==> flow/design.v <==
module Decoder(
input       [3:2]            ALU_FUN,
output      reg              Logic_Enable,
output      reg              Shift_Enable,
output      reg              Arith_Enable,
output      reg              CMP_Enable
);
always @(*)               
 begin 
  case (ALU_FUN)
		   2'b00 : 
		   begin 
		    Arith_Enable = 1'b1;
			Shift_Enable = 1'b0;
			Logic_Enable = 1'b0;
			CMP_Enable = 1'b0;
		   end
		   2'b01 :                                       
		   begin 
		    Arith_Enable = 1'b0;
			Shift_Enable = 1'b0;
			Logic_Enable = 1'b1;
			CMP_Enable = 1'b0;
		   end
		   2'b10 :                                       
		   begin 
		    Arith_Enable = 1'b0;
			Shift_Enable = 1'b0;
			Logic_Enable = 1'b0;
			CMP_Enable = 1'b1;
		   end
		   2'b11 :                                       
		   begin 
		    Arith_Enable = 1'b0;
			Shift_Enable = 1'b1;
			Logic_Enable = 1'b0;
			CMP_Enable = 1'b0;
		   end
	endcase 
end 	
endmodule
module Arith_Unit #(parameter Width = 16)
(
input     [Width-1 :0]                 A,
input     [Width-1 :0]                 B,
input                                  CLK,
input                                  RST,
input       [1:0]                      ALU_FUN,
input                                  Arith_Enable,
output      reg[Width-1 :0]            Arith_OUT,
output      reg                        Carry_OUT,
output      reg                        Arith_Flag
);
wire                         High; 
wire                         LOW;
reg   [Width-1 :0]           Arith_OUT_R;
reg                          Arith_Flag_R;
reg                          Carry_OUT_R;
always @(*) 
 begin
  Carry_OUT_R = 1'b0;
  Arith_Flag_R = Arith_Enable;
  if (Arith_Enable)  
   begin 
            Arith_Flag_R = High;
	  case (ALU_FUN)
			   2'b00 :                                       
			   begin 
			   {Carry_OUT_R , Arith_OUT_R} = A + B;
			   end
			   2'b01 :                                      
			   begin 
			   Arith_OUT_R = A - B;
			   end
			   2'b10 :                                      
			   begin
			   Arith_OUT_R = A * B ;
			   end
			   2'b11 :                                     
			   begin
			   Arith_OUT_R = (B == {Width{1'b0}}) ? {Width{1'b1}} : A / B ;
			   end
		endcase 
	end
   else 
    begin
	  Arith_OUT_R= 16'b0;	
	end	
end 	
always @(posedge CLK or negedge RST)                 
 begin 
	 if (!RST)
	  begin
	    Arith_OUT <= 16'b0;
	    Arith_Flag <= 1'b0;
		Carry_OUT <= 1'b0;
	  end
	 else 
	  begin
	    Arith_OUT <= Arith_OUT_R;
 	    Arith_Flag <= Arith_Flag_R;
		Carry_OUT <= Carry_OUT_R;
	  end
 end
assign High = 1'b1;
assign LOW = 1'b0;
endmodule   
module Logic_Unit  #(parameter Width = 16)
(
input       [Width-1 :0]               A,
input       [Width-1 :0]               B,
input                                  CLK,
input       [1:0]                      ALU_FUN,
input                                  RST,
input                                  Logic_Enable,
output      reg                        Logic_Flag,
output      reg[Width-1 :0]            Logic_OUT
);
wire                         High; 
wire                         LOW;
reg    [Width-1 :0]          Logic_OUT_R;
reg                          Logic_Flag_R;
always @(*)               
 begin 
  Logic_Flag_R = Logic_Enable;
  if (Logic_Enable)
   begin
               Logic_Flag_R = High;
	  case (ALU_FUN)
			   2'b00 :                                       
			   begin
			   Logic_OUT_R = A & B;
			   end
			   2'b01 :                                       
			   begin
			   Logic_OUT_R = A | B;
			   end
			   2'b10 :                                       
			   begin
			   Logic_OUT_R = ~(A & B);
			   end
			   2'b11 :                                        
			   begin
			   Logic_OUT_R = ~(A | B);
			   end
		endcase
     end	
	else		
	 begin
	 Logic_OUT_R = 16'b0;
	 end
end 	
always @ (posedge CLK or negedge RST)                 
 begin 
 if (!RST)
  begin
  Logic_OUT <= 16'b0;
  Logic_Flag <= 1'b0;
  end
 else
  begin 
  Logic_OUT <= Logic_OUT_R;
  Logic_Flag <= Logic_Flag_R;
  end
end
assign High = 1'b1;
assign LOW = 1'b0;
endmodule   
module CMP_Unit #(parameter Width = 16)
(
input       [Width-1 :0]               A,
input       [Width-1 :0]               B,
input                                  CLK,
input       [1:0]                      ALU_FUN,
input                                  RST,
input                                  CMP_Enable,
output      reg                        CMP_Flag,
output      reg[Width-1 :0]            CMP_OUT
);
wire                         High; 
wire                         LOW;
reg   [Width-1 :0]           CMP_OUT_R;
reg                          CMP_Flag_R;
always @(*)               
 begin 
  CMP_Flag_R = CMP_Enable;
  CMP_OUT_R = 16'b0;
  if (CMP_Enable)
   begin
               CMP_Flag_R = High;
	  case (ALU_FUN)
			   2'b00 : 
			   begin                                   
				 CMP_OUT_R = 16'b0000;
				 end
			   2'b01 : 
			   begin 
				if (A == B)                                      
				 CMP_OUT_R = 16'b0001;
				 end
			   2'b10 :                                        
			   begin 
				if ( A > B)
				 CMP_OUT_R = 16'b0010;
				 end
			   2'b11 :                                       
			   begin
				if (A < B)
				 CMP_OUT_R = 16'b0011;
				 end
		endcase 
	end
  else
   begin
    CMP_OUT_R = 16'b0;
  end	
end 	
always @ (posedge CLK or negedge RST)                 
begin 
 if (!RST)
  begin
  CMP_OUT <= 16'b0;
  CMP_Flag <= 1'b0;
  end
 else
  begin 
  CMP_OUT <= CMP_OUT_R;
  CMP_Flag <= CMP_Flag_R;
  end
end
assign High = 1'b1;
assign LOW = 1'b0;
endmodule   
module Shift_Unit #(parameter Width = 16)
(
input       [Width-1 :0]                  A,
input       [Width-1 :0]                  B,
input                                     CLK,
input       [1:0]                         ALU_FUN,
input                                     RST,
input                                     Shift_Enable,
output      reg                           Shift_Flag,
output      reg[Width-1 :0]               Shift_OUT
);
wire                         High; 
wire                         LOW;
reg   [Width-1 :0]           Shift_OUT_R;
reg                          Shift_Flag_R;
always @(*)               
 begin 
  Shift_Flag_R = Shift_Enable;
  if (Shift_Enable)
   begin
              Shift_Flag_R = High;
	  case (ALU_FUN)
			   2'b00 :                                        
			   begin 
			   Shift_OUT_R = A >> 16'b0001;
			   end
			   2'b01 :                                        
			   begin
			   Shift_OUT_R = A << 16'b0001;
			   end
			   2'b10 :                                        
			   begin 
			   Shift_OUT_R = B >> 16'b0001;
			   end
			   2'b11 :                                        
			   begin
			   Shift_OUT_R = B << 16'b0001;
			   end
		endcase 
	end
  else
   begin 
     Shift_OUT_R = 16'b0;
  end	 
end 	
always @ (posedge CLK or negedge RST)                 
 begin 
  if (!RST)
   begin 
  Shift_OUT <= 16'b0;
  Shift_Flag <= 1'b0;
   end
  else
   begin  
  Shift_OUT <= Shift_OUT_R;
  Shift_Flag <= Shift_Flag_R;
  end
end
assign High = 1'b1;
assign LOW = 1'b0;
endmodule   
module ALU_TOP #(parameter Width = 16)
( 
input        [Width-1 :0]                                 A,
input        [Width-1 :0]                                 B,
input        [3:0]                                        ALU_FUN,
input                                                     CLK,
input                                                     RST,
output       [Width-1 :0]                                 Arith_OUT,
output                                                    Arith_Flag,
output                                                    Carry_OUT,
output       [Width-1 :0]                                 Logic_Out,
output                                                    Logic_Flag,
output       [Width-1 :0]                                 CMP_OUT,
output                                                    CMP_Flag,
output                                                    Shift_Flag,
output       [Width-1 :0]                                 Shift_OUT
);
wire      Shift_Enable,Logic_Enable,Arith_Enable,CMP_Enable;
Decoder DUT1 (
.ALU_FUN(ALU_FUN[3:2]),
.Logic_Enable(Logic_Enable),
.Shift_Enable(Shift_Enable),
.Arith_Enable(Arith_Enable),
.CMP_Enable(CMP_Enable)
);
Arith_Unit DUT2 (
.A(A),
.B(B),
.CLK(CLK),
.RST(RST),
.ALU_FUN(ALU_FUN[1:0]),
.Arith_Enable(Arith_Enable),
.Arith_OUT(Arith_OUT),
.Carry_OUT(Carry_OUT),
.Arith_Flag(Arith_Flag)
);
Logic_Unit DUT3 (
.A(A),
.B(B),
.CLK(CLK),
.RST(RST),
.ALU_FUN(ALU_FUN[1:0]),
.Logic_Enable(Logic_Enable),
.Logic_Flag(Logic_Flag),
.Logic_OUT(Logic_Out)
);
CMP_Unit DUT4 (
.A(A),
.B(B),
.CLK(CLK),
.RST(RST),
.ALU_FUN(ALU_FUN[1:0]),
.CMP_Enable(CMP_Enable),
.CMP_Flag(CMP_Flag),
.CMP_OUT(CMP_OUT)
);
Shift_Unit DUT5(
.A(A),
.B(B),
.CLK(CLK),
.RST(RST),
.ALU_FUN(ALU_FUN[1:0]),
.Shift_Enable(Shift_Enable),
.Shift_Flag(Shift_Flag),
.Shift_OUT(Shift_OUT)
);
endmodule
clock: 20.4 ns
lec_check: 0
cap_margin: 20
cell_pad_in_sites_detail_placement: 1
cell_pad_in_sites_global_placement: 2
core_margin: 2
core_utilization: 59
cts_cluster_size: 53
gpl_routability_driven: 0
gpl_timing_driven: 0
min_routing_layer: met2
place_density_lb_addon: 0.21
slew_margin: 5
tns_end_percent: 90
run.sh (not shown) runs the stock make flow with config.mk's settings and CLKGATE_MAP_FILE=.
The starting point never finished: it broke off in global placement without I/O (3_1_place_gp_skip_io).
==> next run, changes <==
Settings changed: ABC_AREA from default to 1, CELL_PAD_IN_SITES_DETAIL_PLACEMENT 1 to default, CELL_PAD_IN_SITES_GLOBAL_PLACEMENT 2 to default, CORE_UTILIZATION 59 to 63, CTS_CLUSTER_SIZE 53 to default, GPL_ROUTABILITY_DRIVEN 0 to default, GPL_TIMING_DRIVEN 0 to default, MIN_ROUTING_LAYER met2 to default, PLACE_DENSITY_LB_ADDON 0.21 to default, SLEW_MARGIN 5 to 20, TNS_END_PERCENT 90 to 5.
Clock period 20.4 ns to 17.1 ns, I/O delays scaled along.
After rerunning:
- The changed run stopped in global routing (5_1_grt), error GRT-0232
- die size decreases by 1.7%
- synthesized area goes up by about 5%
- synthesized cell count rises by about 22%
==> next run, changes <==
Settings changed: ABC_AREA 1 to default, CORE_UTILIZATION 63 to 54, SETUP_SLACK_MARGIN from default to 5.0, TNS_END_PERCENT 5 to default.
Clock period 17.1 ns to 17.4 ns, I/O delays scaled along.
=>
- The new run finished but fails on setup timing
- die area rises by roughly a tenth
- synthesized area falls by a few percent
- synthesized cell count falls by about a fifth

main:
// ALU_TOP: RTL as listed in full above, without the edits since
make LEC_CHECK=0 ABC_AREA=1 CAP_MARGIN=20 CORE_ASPECT_RATIO=0.7 CORE_MARGIN=2 CORE_UTILIZATION=72 CTS_CLUSTER_DIAMETER=390 CTS_CLUSTER_SIZE=85 PLACE_DENSITY=0.86 SLEW_MARGIN=20 finish   # period 12.3 ns
Stage in which a tool error killed main: clock tree synthesis.
--- input diff main..the feature branch ---
==> flow/config.mk <==
export PLATFORM = sky130hd
export DESIGN_NAME = ALU_TOP
export DESIGN_NICKNAME = ALU_TOP
export VERILOG_FILES = /design/flow/design.v
export SDC_FILE = /design/flow/constraint.sdc
export NUM_CORES = 4
export LEC_CHECK = 0
export ABC_AREA = 1
export CAP_MARGIN = 20
export CORE_MARGIN = 2
export CORE_UTILIZATION = 36
export CTS_CLUSTER_DIAMETER = 81
export CTS_CLUSTER_SIZE = 67
export MAX_ROUTING_LAYER = met4
export SLEW_MARGIN = 20
==> flow/constraint.sdc <==
create_clock -name core_clock -period 32.0 [get_ports {CLK}]
set_input_delay 6.4000 -clock core_clock [delete_from_list [all_inputs] [get_ports {CLK}]]
set_output_delay 6.4000 -clock core_clock [all_outputs]
set_load 0.01 [all_outputs]
==> results <==
Apart from main, each of the feature branch and main ends the flow with a layout that passes the timing, DRC and antenna checks.
FAIL main @ clock tree synthesis: tool exited with error
Min floorplan core area across the feature branch and main: main
Diff main -> the feature branch: overall die height +85 um; placer congestion estimate dropped about 9%; HPWL after detailed placement decreased by about 30% relative to the old numbers; number of instances in the placed design went down; count of instantiated cells in the yosys netlist stayed essentially flat.
Die width of the feature branch exceeds that of main by more than 10%.
From the feature branch to main, fraction of the yosys area taken by sequential cells did not move at all.
Comparing the feature branch against main, there is no change at all in xor and xnor fraction of the mapped netlist area.
When the feature branch is measured against main, its worst-case setup slack after placement turns out 14260 ps higher.
Die: the feature branch bigger than main
